==> run a <==
==> flow/design.v <==
module yuv_to_rgb (
input            clk             ,  
input            rst_n           ,  
input            start_conversion,  
input      [7:0] y               , 
input      [7:0] u               ,
input      [7:0] v               ,
output reg [7:0] r               , 
output reg [7:0] g               , 
output reg [7:0] b               ,
output reg       pixel_ready        
);
parameter signed [15:0] C_1_402 = 16'h059C;   
parameter signed [15:0] C_0_344 = 16'h0160;   
parameter signed [15:0] C_0_714 = 16'h02DB;   
parameter signed [15:0] C_1_772 = 16'h0716;   
wire signed [15:0] y_s;
wire signed [15:0] u_s;
wire signed [15:0] v_s;
wire signed [31:0] r_temp;
wire signed [31:0] g_temp;
wire signed [31:0] b_temp;
assign y_s = y;
assign u_s = u - 128;   
assign v_s = v - 128;   
assign r_temp = y_s + ((v_s * C_1_402) >>> 10);
assign g_temp = y_s - ((u_s * C_0_344) >>> 10) - ((v_s * C_0_714) >>> 10);
assign b_temp = y_s + ((u_s * C_1_772) >>> 10);
always @(posedge clk or negedge rst_n)	
	if (~rst_n)	            r <= 8'h00; else
	if (start_conversion) begin	
		if (r_temp < 0)	    r <= 8'h00; else
		if (r_temp > 255) 	r <= 8'hFF; else
											    r <= r_temp[7:0];
	end
always @(posedge clk or negedge rst_n)	
	if (~rst_n)	            g <= 8'h00; else
	if (start_conversion) begin	
		if (g_temp < 0)	    g <= 8'h00; else
		if (g_temp > 255) 	g <= 8'hFF; else
											    g <= g_temp[7:0];
	end
always @(posedge clk or negedge rst_n)	
	if (~rst_n)	            b <= 8'h00; else
	if (start_conversion) begin	
		if (b_temp < 0)	    b <= 8'h00; else
		if (b_temp > 255) 	b <= 8'hFF; else
											    b <= b_temp[7:0];
	end
always @(posedge clk or negedge rst_n)
	if (~rst_n)     	        pixel_ready <= 1'b0; else
	if (pixel_ready)          pixel_ready <= 1'b0; else
	if (start_conversion)	    pixel_ready <= 1'b1;
endmodule
module yuv422_to_rgb (
input             pclk               ,  
input             presetn            ,  
input      [31:0] paddr              ,  
input      [31:0] pwdata             ,  
output reg [31:0] prdata             ,  
input         	  pwrite             ,  
input         	  psel               ,  
input         	  penable            , 
output            pslverr            ,  
output            pready             ,  
output reg        irq                ,  
output reg [95:0] rgb_out               
);
localparam IDLE    = 3'd0;
localparam LOAD    = 3'd1;
localparam CONVERT = 3'd2;
reg  [7:0] yuv_mem [0:7];     
reg  [7:0] y0;                
reg  [7:0] u0;                
reg  [7:0] y1;                
reg  [7:0] v0;                
reg  [7:0] y2;                
reg  [7:0] u1;                
reg  [7:0] y3;                
reg  [7:0] v1;                
wire [7:0] r0;                
wire [7:0] g0;                
wire [7:0] b0;                
wire [7:0] r1;                
wire [7:0] g1;                
wire [7:0] b1;                
wire [7:0] r2;                
wire [7:0] g2;                
wire [7:0] b2;                
wire [7:0] r3;                
wire [7:0] g3;                
wire [7:0] b3;                
reg        cnt_writes;        
reg  [2:0] state;             
reg        start_conversion;  
wire [3:0] result_ready;      
yuv_to_rgb conv0 (.clk(pclk), .rst_n(presetn), .start_conversion(start_conversion), .y(y0), .u(u0), .v(v0), .r(r0), .g(g0), .b(b0), .pixel_ready(result_ready[0]));
yuv_to_rgb conv1 (.clk(pclk), .rst_n(presetn), .start_conversion(start_conversion), .y(y1), .u(u0), .v(v0), .r(r1), .g(g1), .b(b1), .pixel_ready(result_ready[1]));
yuv_to_rgb conv2 (.clk(pclk), .rst_n(presetn), .start_conversion(start_conversion), .y(y2), .u(u1), .v(v1), .r(r2), .g(g2), .b(b2), .pixel_ready(result_ready[2]));
yuv_to_rgb conv3 (.clk(pclk), .rst_n(presetn), .start_conversion(start_conversion), .y(y3), .u(u1), .v(v1), .r(r3), .g(g3), .b(b3), .pixel_ready(result_ready[3]));
assign pready  = 1'b1;
assign pslverr = 1'b0;
always @(posedge pclk or negedge presetn)
	if (~presetn)	prdata <= 32'd0; else
	if (psel & ~penable & ~pwrite)	
		case(paddr[7:0])
			8'h20: prdata <= (state == IDLE) ? {32'hFFFFFFFF} : {32'd0};
			8'h30: prdata <= {rgb_out[95:72], 8'd0};   
			8'h34: prdata <= {rgb_out[71:48], 8'd0};   
			8'h38: prdata <= {rgb_out[47:24], 8'd0};   
			8'h3c: prdata <= {rgb_out[23:0], 8'd0};   
		endcase           
always @(posedge pclk or negedge presetn)
	if (~presetn)	                        cnt_writes <= 'd0; else
	if (psel & penable & pready & pwrite)	cnt_writes <= cnt_writes + 'd1;
always @(posedge pclk or negedge presetn)
	if (~presetn)	                                     start_conversion <= 1'b0; else
	if (start_conversion)                              start_conversion <= 1'b0; else
	if (psel & penable & pready & pwrite & cnt_writes) start_conversion <= 1'b1;
always @(posedge pclk or negedge presetn)
	if (~presetn)      	irq <= 1'b0; else
	if (irq)					  irq <= 1'b0; else
	if (&result_ready)	irq <= 1'b1;
always @(posedge pclk or negedge presetn)
	if (~presetn)	                                                  state <= IDLE; else
	case(state)
		IDLE    : if (psel & ~penable & pwrite)                       state <= LOAD;     
		LOAD    : if (psel & penable & pready & pwrite & cnt_writes)  state <= CONVERT;  
		CONVERT : if (&result_ready)                                  state <= IDLE;     
	endcase
always @(posedge pclk or negedge presetn)
	if (~presetn) begin	yuv_mem[0] <= 8'd0;
	                    yuv_mem[1] <= 8'd0;
	                    yuv_mem[2] <= 8'd0;
	                    yuv_mem[3] <= 8'd0;
	                    yuv_mem[4] <= 8'd0;
	                    yuv_mem[5] <= 8'd0;
	                    yuv_mem[6] <= 8'd0;
	                    yuv_mem[7] <= 8'd0; end else
	if (psel & pwrite & ~penable) 
		case (paddr[7:0])                               
      8'h10: begin yuv_mem[0] <= pwdata[7:0];           
									 yuv_mem[1] <= pwdata[15:8];          
									 yuv_mem[2] <= pwdata[23:16];         
									 yuv_mem[3] <= pwdata[31:24]; end     
      8'h14: begin yuv_mem[4] <= pwdata[7:0];           
                   yuv_mem[5] <= pwdata[15:8];          
                   yuv_mem[6] <= pwdata[23:16];         
                   yuv_mem[7] <= pwdata[31:24]; end     
    endcase
always @(posedge pclk or negedge presetn)
	if (~presetn)	            rgb_out <= 96'd0; else
	if (&result_ready)	      rgb_out <= {r0, g0, b0, r1, g1, b1, r2, g2, b2, r3, g3, b3};  
always @(posedge pclk or negedge presetn)
	if (~presetn)	                    y0 <= 'd0; else
	if ((state == LOAD) & cnt_writes) y0 <= yuv_mem[0];
always @(posedge pclk or negedge presetn)
	if (~presetn)	                    u0 <= 'd0; else
	if ((state == LOAD) & cnt_writes) u0 <= yuv_mem[1];
always @(posedge pclk or negedge presetn)
	if (~presetn)	                    y1 <= 'd0; else
	if ((state == LOAD) & cnt_writes) y1 <= yuv_mem[2];
always @(posedge pclk or negedge presetn)
	if (~presetn)	                    v0 <= 'd0; else
	if ((state == LOAD) & cnt_writes) v0 <= yuv_mem[3];
always @(posedge pclk or negedge presetn)
	if (~presetn)	                    y2 <= 'd0; else
	if ((state == LOAD) & cnt_writes) y2 <= yuv_mem[4];
always @(posedge pclk or negedge presetn)
	if (~presetn)	                    u1 <= 'd0; else
	if ((state == LOAD) & cnt_writes) u1 <= yuv_mem[5];
always @(posedge pclk or negedge presetn)
	if (~presetn)	                    y3 <= 'd0; else
	if ((state == LOAD) & cnt_writes) y3 <= yuv_mem[6];
always @(posedge pclk or negedge presetn)
	if (~presetn)	                    v1 <= 'd0; else
	if ((state == LOAD) & cnt_writes) v1 <= yuv_mem[7];
endmodule
==> flow/run.sh <==
#!/bin/bash
# the make line also repeats each setting of config.mk as NAME=value (left out here)
make -C /OpenROAD-flow-scripts/flow DESIGN_CONFIG=/design/flow/config.mk WORK_HOME=/design/flow/orfs CLKGATE_MAP_FILE= finish
==> flow/config.mk <==
export PLATFORM = sky130hd
export DESIGN_NAME = yuv422_to_rgb
export DESIGN_NICKNAME = yuv422_to_rgb
export VERILOG_FILES = /design/flow/design.v
export SDC_FILE = /design/flow/constraint.sdc
export NUM_CORES = 4
export LEC_CHECK = 0
export CAP_MARGIN = 20
export CORE_MARGIN = 2
export CORE_UTILIZATION = 40
export GPL_ROUTABILITY_DRIVEN = 0
export HOLD_SLACK_MARGIN = 0.18
export SLEW_MARGIN = 20
==> flow/constraint.sdc <==
create_clock -name core_clock -period 9.0 [get_ports {pclk}]
set_input_delay 1.8000 -clock core_clock [delete_from_list [all_inputs] [get_ports {pclk}]]
set_output_delay 1.8000 -clock core_clock [all_outputs]
set_load 0.01 [all_outputs]
==> inputs of run b, as changes to run a <==
Settings changed: CAP_MARGIN 20 to 35, CORE_ASPECT_RATIO set to 0.94, CORE_MARGIN 2 to 8, CORE_UTILIZATION 40 to 46, CTS_CLUSTER_DIAMETER set to 48, HOLD_SLACK_MARGIN 0.18 to not set, SETUP_SLACK_MARGIN set to 0.36.
==> flow/constraint.sdc (replaced) <==
create_clock -name core_clock -period 6.3 [get_ports {pclk}]
set_input_delay 1.2600 -clock core_clock [delete_from_list [all_inputs] [get_ports {pclk}]]
set_output_delay 1.2600 -clock core_clock [all_outputs]
set_load 0.01 [all_outputs]
==> inputs of run c, as changes to run a <==
Settings changed: CORE_UTILIZATION 40 to 60, GPL_ROUTABILITY_DRIVEN 0 to not set, HOLD_SLACK_MARGIN 0.18 to not set.
==> flow/constraint.sdc (replaced) <==
create_clock -name core_clock -period 6.13 [get_ports {pclk}]
set_input_delay 1.2260 -clock core_clock [delete_from_list [all_inputs] [get_ports {pclk}]]
set_output_delay 1.2260 -clock core_clock [all_outputs]
set_load 0.01 [all_outputs]
==> comparison <==
Run a passed the timing, DRC and antenna checks. Run c completed, yet does not pass: setup timing. Run b completed, yet does not pass: setup timing.
Wire length: run b > run c > run a.
Flip-flop count is the same in run b and run c.
Against run c, the cell count of run a is smaller by about 1.8%.
Area after synthesis is the same in run b and run c.
Worst setup slack: run a > run b > run c.
Non-clock buffer count, highest first: run c, run b, run a.
The highest combinational power belongs to run c, the lowest to run a.
The lowest cell area belongs to run a, the highest to run b.
The highest hold slack belongs to run a, the lowest to run b.
Against run b, the sequential share of layout area of run c is higher by 0.36 points.
Power and IR drop assume default switching activity.
